== run A ==
Design GameModeEazy, start of the top module:
module GameModeEazy(
input wire clk,
input wire rst,
input wire load,
input wire [63:0] load_board,
input wire [3:0]btn,
input wire [3:0]mode,
output wire [63:0] num,
output wire [15:0] judge
    );
Size in the first run: about 6800 cells after synthesis, about 69 flip-flops, ~45000 um2 of cells after synthesis.
export LEC_CHECK = 0
export CAP_MARGIN = 20
export CORE_MARGIN = 2
export CORE_UTILIZATION = 58
export SETUP_SLACK_MARGIN = 3.32
export SLEW_MARGIN = 20
create_clock -name core_clock -period 18.1 [get_ports {clk}]
run.sh (not shown) runs the stock make flow with config.mk's settings and CLKGATE_MAP_FILE=.
Run A terminated abnormally: 5_1_grt reported GRT-0116.
--- input diff run A..run B ---
- a deleted SETUP_SLACK_MARGIN that had been 3.32
- a change of CORE_UTILIZATION from 58 to 50
- an added GPL_ROUTABILITY_DRIVEN of 1
- a change of the clock period (ns, I/O delays scaled along) from 18.1 to 24.2
Results
Between run A and run B, the flow reports total core area increasing by more than 10%. Comparing run A against run B, there is no change at all in post-synthesis adder-cell area fraction. Run B ran in full, but the layout does not pass; the checks complain about negative setup slack. Run B: fraction of the core area occupied by cells at floorplan 8.2 points below run A. Number of cells in Yosys stat: run A vs run B, no meaningful difference. Summary of run B over run A: area enclosed by the die boundary grew by about 16%; gate count of the mapped netlist ~0 delta; half-perimeter wire length after detailed placement shows a reduction of about 7%.
#### Input delta (run C over run B)
- a change of CORE_UTILIZATION from 50 to 30
- a change of the clock period (ns, I/O delays scaled along) from 24.2 to 27.6
### Flow results
Summary: with run B as the reference, cell count of the worst reg-to-reg path in run C moved up by a few percent.
Comparing run B against run C, there is no change at all in synthesis area per yosys.
Compare run B and run C | total setup violations reported at the end of the flow higher: run B
Run C — floorplan die height 87 um higher, run B as reference
Run C: flow completed, timing, DRC and antenna clean
In the metrics for run B and run C, the one carrying the lower count of clock-buffer cells in the layout is run C.
Relative to run B, utilization has gone down in run C.
Compared with run B, run C shows number of buffers inserted to repair setup after CTS lower by 78.
Compared with run B, in run C total wire length moved up; non-filler instance count after layout moved up; global-route usage moved down.

---

Starting RTL as in the previous note.
Settings: LEC_CHECK=0, CAP_MARGIN=20, CORE_MARGIN=2, CORE_UTILIZATION=72, CTS_CLUSTER_SIZE=93, GPL_ROUTABILITY_DRIVEN=1, PLACE_DENSITY_LB_ADDON=0.22, SETUP_SLACK_MARGIN=3.36, SLEW_MARGIN=20; clock period 13.4 ns.
The baseline never finished: it broke off in detailed placement (3_5_place_dp), error DPL-0038.
Then changed:
- CORE_UTILIZATION: 72 -> 51
- CTS_CLUSTER_SIZE: 93 -> unset
- PLACE_DENSITY_LB_ADDON: 0.22 -> unset
- SETUP_SLACK_MARGIN: 3.36 -> unset
- clock period: 13.4 -> 21.3 ns (I/O delays scaled with it)
With this change the flow ended with an error in global routing (5_1_grt).
Die area rose by well over a third.
Synthesized area stays the same.
Synthesized cell count is unchanged.
Then changed:
- ABC_AREA: unset -> 1
- CTS_CLUSTER_DIAMETER: unset -> 255
- CTS_CLUSTER_SIZE: unset -> 98
- SETUP_SLACK_MARGIN: unset -> -0.93
- clock period: 21.3 -> 12.1 ns (I/O delays scaled with it)
=>
- The new run never finished: it broke off in global routing (5_1_grt) (ODB-0269)
- die area drops by 19%
- synthesized area falls by 19%
- synthesized cell count is higher by about 1.2%
Then changed:
- ABC_AREA: 1 -> unset
- CORE_UTILIZATION: 51 -> 45
- CTS_CLUSTER_DIAMETER: 255 -> unset
- CTS_CLUSTER_SIZE: 98 -> unset
- SETUP_SLACK_MARGIN: -0.93 -> unset
- clock period: 12.1 -> 22.0 ns (I/O delays scaled with it)
Result: The changed run ran to the end with violations: negative setup slack. Synthesized cell count falls slightly. Die size went up by well over a third. Synthesized area increases by a quarter to a third.
Then changed:
- CORE_UTILIZATION: 45 -> 58
- TNS_END_PERCENT: unset -> 5
- clock period: 22.0 -> 22.9 ns (I/O delays scaled with it)
Result: Now the flow died in global routing (5_1_grt); die area drops by 22%; synthesized area does not change; synthesized cell count does not change.

---

GameModeEazy again, from the RTL that the note above started with.
Settings: LEC_CHECK=0, CAP_MARGIN=20, CELL_PAD_IN_SITES_DETAIL_PLACEMENT=0, CORE_MARGIN=2, CORE_UTILIZATION=50, GPL_ROUTABILITY_DRIVEN=1, MAX_ROUTING_LAYER=met5, PLACE_DENSITY_LB_ADDON=0.2, SETUP_SLACK_MARGIN=5.0, SLEW_MARGIN=15; clock period 31.7 ns.
==> next run, changes <==
--- a/flow/config.mk
+++ b/flow/config.mk
@@ -9 +8,0 @@
-export CELL_PAD_IN_SITES_DETAIL_PLACEMENT = 0
@@ -11 +10 @@
-export CORE_UTILIZATION = 50
+export CORE_UTILIZATION = 30
@@ -13,4 +12 @@
-export MAX_ROUTING_LAYER = met5
-export PLACE_DENSITY_LB_ADDON = 0.2
-export SETUP_SLACK_MARGIN = 5.0
-export SLEW_MARGIN = 15
+export SLEW_MARGIN = 20
==> flow/constraint.sdc (replaced) <==
create_clock -name core_clock -period 28.0 [get_ports {clk}]
set_input_delay 5.6000 -clock core_clock [delete_from_list [all_inputs] [get_ports {clk}]]
set_output_delay 5.6000 -clock core_clock [all_outputs]
set_load 0.01 [all_outputs]
What happened: Cell area went down by 1.1%; final cell count went up by 13%; worst hold slack is worse by 0.022 ns; core utilization went down by 25 points.
==> next run, changes <==
--- a/flow/config.mk
+++ b/flow/config.mk
@@ -7,0 +8 @@
+export ABC_AREA = 0
@@ -8,0 +10,2 @@
+export CELL_PAD_IN_SITES_GLOBAL_PLACEMENT = 3
+export CORE_ASPECT_RATIO = 1.62
@@ -10,0 +14,2 @@
+export CTS_CLUSTER_DIAMETER = 253
+export CTS_CLUSTER_SIZE = 96
@@ -12 +17,2 @@
-export SLEW_MARGIN = 20
+export SLEW_MARGIN = 0
+export TNS_END_PERCENT = 15
Effect: The changed run finished with timing, DRC and antenna clean. Critical path depth fell by 7. Wire length rose by roughly a tenth. Final area fell slightly. Worst setup slack is better by 0.021 ns. Sequential cell count stays the same. Worst hold slack hardly moves.
==> next run, changes <==
==> flow/config.mk (replaced) <==
export PLATFORM = sky130hd
export DESIGN_NAME = GameModeEazy
export DESIGN_NICKNAME = GameModeEazy
export VERILOG_FILES = /design/flow/design.v
export SDC_FILE = /design/flow/constraint.sdc
export NUM_CORES = 4
export LEC_CHECK = 0
export ABC_AREA = 0
export CAP_MARGIN = 20
export CORE_MARGIN = 2
export CORE_UTILIZATION = 43
export CTS_CLUSTER_DIAMETER = 322
export CTS_CLUSTER_SIZE = 100
export HOLD_SLACK_MARGIN = -0.09
export SLEW_MARGIN = 20
export TNS_END_PERCENT = 5
The new run produced a clean layout.
Clock-buffer cell count went up by 1.
Design area shrinks by a few percent.
Via count went up slightly.
==> next run, changes <==
==> flow/config.mk (replaced) <==
export PLATFORM = sky130hd
export DESIGN_NAME = GameModeEazy
export DESIGN_NICKNAME = GameModeEazy
export VERILOG_FILES = /design/flow/design.v
export SDC_FILE = /design/flow/constraint.sdc
export NUM_CORES = 4
export LEC_CHECK = 0
export CAP_MARGIN = 5
export CELL_PAD_IN_SITES_GLOBAL_PLACEMENT = 3
export CORE_MARGIN = 2
export CORE_UTILIZATION = 40
export MAX_ROUTING_LAYER = met4
export PLACE_DENSITY_LB_ADDON = 0.11
export SLEW_MARGIN = 15
export TNS_END_PERCENT = 90
Non-clock buffer count increases by 15; wire length barely changes; first-iteration DRC count shrinks by a few percent; utilization fell by 3.2 points; global-route usage drops by 2.1 points.

---

## oak
Starting RTL as in the previous note.
## GameModeEazy
module GameModeEazy(
input wire clk,
input wire rst,
input wire load,
input wire [63:0] load_board,
input wire [3:0]btn,
input wire [3:0]mode,
output wire [63:0] num,
output wire [15:0] judge
    );
Settings: LEC_CHECK=0, ABC_AREA=1, CAP_MARGIN=25, CELL_PAD_IN_SITES_DETAIL_PLACEMENT=1, CORE_ASPECT_RATIO=1.53, CORE_MARGIN=2, CORE_UTILIZATION=30, CTS_CLUSTER_DIAMETER=221, GPL_ROUTABILITY_DRIVEN=0, GPL_TIMING_DRIVEN=1, HOLD_SLACK_MARGIN=0.11, MAX_ROUTING_LAYER=met4, PLACE_DENSITY_LB_ADDON=0.09, SETUP_SLACK_MARGIN=5.0, SLEW_MARGIN=40; clock period 23.9 ns.
[inputs] pine vs oak
==> flow/config.mk <==
export PLATFORM = sky130hd
export DESIGN_NAME = GameModeEazy
export DESIGN_NICKNAME = GameModeEazy
export VERILOG_FILES = /design/flow/design.v
export SDC_FILE = /design/flow/constraint.sdc
export NUM_CORES = 4
export LEC_CHECK = 0
export CAP_MARGIN = 20
export CORE_MARGIN = 2
export CORE_UTILIZATION = 58
export GPL_ROUTABILITY_DRIVEN = 1
export SLEW_MARGIN = 20
==> flow/constraint.sdc <==
create_clock -name core_clock -period 21.8 [get_ports {clk}]
set_input_delay 4.3600 -clock core_clock [delete_from_list [all_inputs] [get_ports {clk}]]
set_output_delay 4.3600 -clock core_clock [all_outputs]
set_load 0.01 [all_outputs]
[summary]
- In the summary table, pine is marked failed, with error GRT-0116 raised in global routing (5_1_grt).
- Going from oak to pine, synthesized area divided by synthesized cell count grew by more than a quarter.
- Between pine and oak, it is pine whose die width is lower, by about 1%.
- Against oak, synthesized chip area reported by yosys in pine rose by more than 10%.
- In the tables for pine and oak, parity-gate share of the synthesized area counting xor and xnor cells reads higher with pine.
- The post-synthesis simple-gate area fraction of pine falls short of that of oak by 36 points.
- Changes observed in pine relative to oak: initial core utilization went up by 28 points, multiplexer area fraction after synthesis went up by 8.1 points.
- The cell count listed in synth_stat.txt in pine sits about 1.2% below the value recorded for oak.
- Compared to oak, pine has number of post-CTS setup repair buffers 102 lower.
- On synthesized cell count, the lower figure sits with pine, not oak.
What birch does differently from pine at the input level:
-- flow/config.mk --
<<< pine, line 9
export CORE_MARGIN = 2
export CORE_UTILIZATION = 58
export GPL_ROUTABILITY_DRIVEN = 1
>>> birch, line 9
export CORE_MARGIN = 2
export CORE_UTILIZATION = 51
export CTS_CLUSTER_DIAMETER = 255
export CTS_CLUSTER_SIZE = 98
export GPL_ROUTABILITY_DRIVEN = 1
==> flow/constraint.sdc <==
create_clock -name core_clock -period 14.9 [get_ports {clk}]
set_input_delay 2.9800 -clock core_clock [delete_from_list [all_inputs] [get_ports {clk}]]
set_output_delay 2.9800 -clock core_clock [all_outputs]
set_load 0.01 [all_outputs]
[summary]
Tool error GRT-0232 stopped birch during global routing (5_1_grt); no final results. Changes observed in birch relative to pine: hold-fix buffer count after cts flat, post-CTS repair timing setup buffer count decreased by 15% relative to the old numbers, placed standard-cell area increased 3.8%, half-perimeter wire length after detailed placement went up. Lower initial core utilization goes to birch over pine. Count of library flops with an enable pin came out exactly the same in pine and birch. Synthesized area: birch vs pine identical. In birch relative to pine, cell row count had gone up by a few percent. Post-CTS resize count, pine and birch, lower one = birch. Relative to pine, birch degrades full die area.
### birch -> maple
-- flow/config.mk --
<<< birch, line 9
export CORE_MARGIN = 2
export CORE_UTILIZATION = 51
export CTS_CLUSTER_DIAMETER = 255
export CTS_CLUSTER_SIZE = 98
export GPL_ROUTABILITY_DRIVEN = 1
>>> maple, line 9
export CORE_MARGIN = 2
export CORE_UTILIZATION = 41
export GPL_ROUTABILITY_DRIVEN = 1
==> flow/constraint.sdc <==
create_clock -name core_clock -period 27.6 [get_ports {clk}]
set_input_delay 5.5200 -clock core_clock [delete_from_list [all_inputs] [get_ports {clk}]]
set_output_delay 5.5200 -clock core_clock [all_outputs]
set_load 0.01 [all_outputs]
## What came out
- maple reached the end of the flow, and the finished layout is clean on the timing, design-rule and antenna checks.
- Compared with birch, in maple initial cell density of the core lost 10 points; row count picked up an extra 13; placeable core area picked up an extra about 25%.
- Per the comparison of maple with birch, die area now sits higher, final weighted congestion of routability-driven global placement now sits lower, post-place setup slack now sits higher.
- birch -> maple: parity-gate share of the synthesized area counting xor and xnor cells delta 0, exact match
- The total setup buffers inserted after CTS reported for maple is smaller than that of birch by 161.
- For count of mapped cells out of synthesis, birch and maple come out practically identical.
- Measured against maple, the vertical die size of birch comes out at 0.898 times the reference value.
[inputs] cedar vs maple
-- flow/config.mk --
<<< maple, line 7
export LEC_CHECK = 0
export CAP_MARGIN = 20
export CORE_MARGIN = 2
export CORE_UTILIZATION = 41
export GPL_ROUTABILITY_DRIVEN = 1
export SLEW_MARGIN = 20
>>> cedar, line 7
export LEC_CHECK = 0
export ABC_AREA = 1
export CAP_MARGIN = 20
export CORE_MARGIN = 2
export CORE_UTILIZATION = 50
export GPL_ROUTABILITY_DRIVEN = 1
export SLEW_MARGIN = 20
export TNS_END_PERCENT = 15
==> flow/constraint.sdc <==
create_clock -name core_clock -period 16.5 [get_ports {clk}]
set_input_delay 3.3000 -clock core_clock [delete_from_list [all_inputs] [get_ports {clk}]]
set_output_delay 3.3000 -clock core_clock [all_outputs]
set_load 0.01 [all_outputs]
### Flow results
cedar: flow complete, layout not clean; failing: setup timing. For final cell count without fillers, dividing the value from cedar by the value from maple gives 1.19. cedar against maple: logic share of the area fell by 24 points. Between cedar and maple, the number of non-clock buffers in the layout is higher for cedar. Global-route usage (lower): maple. Taking maple as the reference, in cedar die area fell by 38,000 um2, post-synthesis instance total rose by 80, worst hold slack across all endpoints fell by 0.013 ns. cedar vs. maple: register share of the cell area now sits lower, met2 routing resource usage after global routing increased by 5.7 points relative to the old numbers, finished layout cell area picked up an extra 6800 um2.

---

== run 1 ==
Starting RTL as in the previous note.
Settings: LEC_CHECK=0, CAP_MARGIN=40, CORE_MARGIN=2, CORE_UTILIZATION=71, CTS_CLUSTER_DIAMETER=136, CTS_CLUSTER_SIZE=24, MAX_ROUTING_LAYER=met4, SETUP_SLACK_MARGIN=3.32, SLEW_MARGIN=20; clock period 23.9 ns.
Run 1 got as far as 5_1_grt, where a tool error ended the run.
> inputs changed (run 1 -> run 2)
- putting HOLD_SLACK_MARGIN at -0.09 where nothing was set
- clearing CTS_CLUSTER_SIZE, which used to be 24
- clearing CTS_CLUSTER_DIAMETER, which used to be 136
- swapping 40 for 20 in CAP_MARGIN
- clearing MAX_ROUTING_LAYER, which used to be met4
- clearing SETUP_SLACK_MARGIN, which used to be 3.32
- swapping 71 for 27 in CORE_UTILIZATION
- swapping 23.9 for 28.0 in the clock period (ns, I/O delays scaled along)
- Run 2 finished every stage and its layout cleared the timing, design-rule and antenna checks.
- Per the comparison of run 2 with run 1, die size increased about 160%, count of pins on the block boundary held steady, standard cell area after detailed placement down 6.8%, synthesized instance count closely matched the old numbers, buffers inserted during post-CTS setup optimization fell by 173.
- Against run 1, run 2 comes in 160 µm higher on vertical die dimension.
- Final HPWL from detailed placement: run 2 worse than run 1
- Diff run 1..run 2 | area share of fa/ha/maj cells after synthesis | unchanged
- Run 2 vs run 1, total number of placement rows went up by 57.
- Post-synthesis cell area: run 2 vs run 1 identical
--- input diff run 2..run 3 ---
- CELL_PAD_IN_SITES_GLOBAL_PLACEMENT: unset -> 3
- HOLD_SLACK_MARGIN: -0.09 -> unset
- CAP_MARGIN: 20 -> 5
- PLACE_DENSITY_LB_ADDON: unset -> 0.11
- SLEW_MARGIN: 20 -> 15
- TNS_END_PERCENT: unset -> 90
- CORE_UTILIZATION: 27 -> 40
## What came out
Run 3 — global-route usage 12 points higher, run 2 as reference
Relative to run 2, global-route wire length before repair decreased by 4.2% in run 3.
Diff run 2 -> run 3 | post-route clock period utilization | increase of 2.4 points
In run 3 the via count turned out 205 lower than in run 2.
--- input diff run 3..run 4 ---
- SLEW_MARGIN changed from 15 to 20
- CTS_CLUSTER_SIZE newly set to 100
- CTS_CLUSTER_DIAMETER newly set to 322
- TNS_END_PERCENT changed from 90 to 5
- HOLD_SLACK_MARGIN newly set to 0.27
- CAP_MARGIN changed from 5 to 20
- PLACE_DENSITY_LB_ADDON removed (was 0.11)
- ABC_AREA newly set to 0
- CELL_PAD_IN_SITES_GLOBAL_PLACEMENT removed (was 3)
- CORE_UTILIZATION changed from 40 to 27
==> comparison <==
Run 4 | status: complete | timing, DRC, antenna: pass. Summary of run 4 over run 3: number of buffers inserted by post-CTS setup repair lost 8, maximum achievable frequency grew by 2.5%, global-route wire length before repair now sits higher.
Inputs modified between run 4 and run 5:
- a change of TNS_END_PERCENT from 5 to 40
- a change of CAP_MARGIN from 20 to 30
- a change of CORE_UTILIZATION from 27 to 40
- a change of SLEW_MARGIN from 20 to 15
- an added MIN_ROUTING_LAYER of met2
- an added CELL_PAD_IN_SITES_GLOBAL_PLACEMENT of 3
- an added GPL_TIMING_DRIVEN of 0
- an added MAX_ROUTING_LAYER of met5
- a change of HOLD_SLACK_MARGIN from 0.27 to 0.21
- an added PLACE_DENSITY of 0.54
- a deleted ABC_AREA that had been 0
- a deleted CTS_CLUSTER_DIAMETER that had been 322
- a change of CTS_CLUSTER_SIZE from 100 to 28
Notes after the runs:
Run 5: GRT-0116 in 5_1_grt -> run aborted
Core box area improves in run 5 relative to run 4.
Share of the core filled by cells before placement in run 5 is 13 points higher than in run 4
Number of nets produced by synthesis came out exactly the same in run 5 and run 4.
The lower die size came out of run 5.
Modified inputs, run 6 compared to run 5
- clearing MAX_ROUTING_LAYER, which used to be met5
- clearing MIN_ROUTING_LAYER, which used to be met2
- putting PLACE_DENSITY_LB_ADDON at 0.11 where nothing was set
- clearing TNS_END_PERCENT, which used to be 40
- clearing CELL_PAD_IN_SITES_GLOBAL_PLACEMENT, which used to be 3
- clearing CTS_CLUSTER_SIZE, which used to be 28
- swapping 30 for 20 in CAP_MARGIN
- clearing GPL_TIMING_DRIVEN, which used to be 0
- clearing HOLD_SLACK_MARGIN, which used to be 0.21
- clearing PLACE_DENSITY, which used to be 0.54
==> results <==
For run 5, the flow was terminated by a tool error in 5_1_grt and produced no final design. Having completed the whole flow, run 6 delivered a layout that passed the timing, design-rule and antenna checks. Compared with run 5, run 6 improves worst slack at placement. [compare] base=run 5 new=run 6: I/O pin count flat, synthesized area has remained practically unchanged, final HPWL from detailed placement fell 13%.
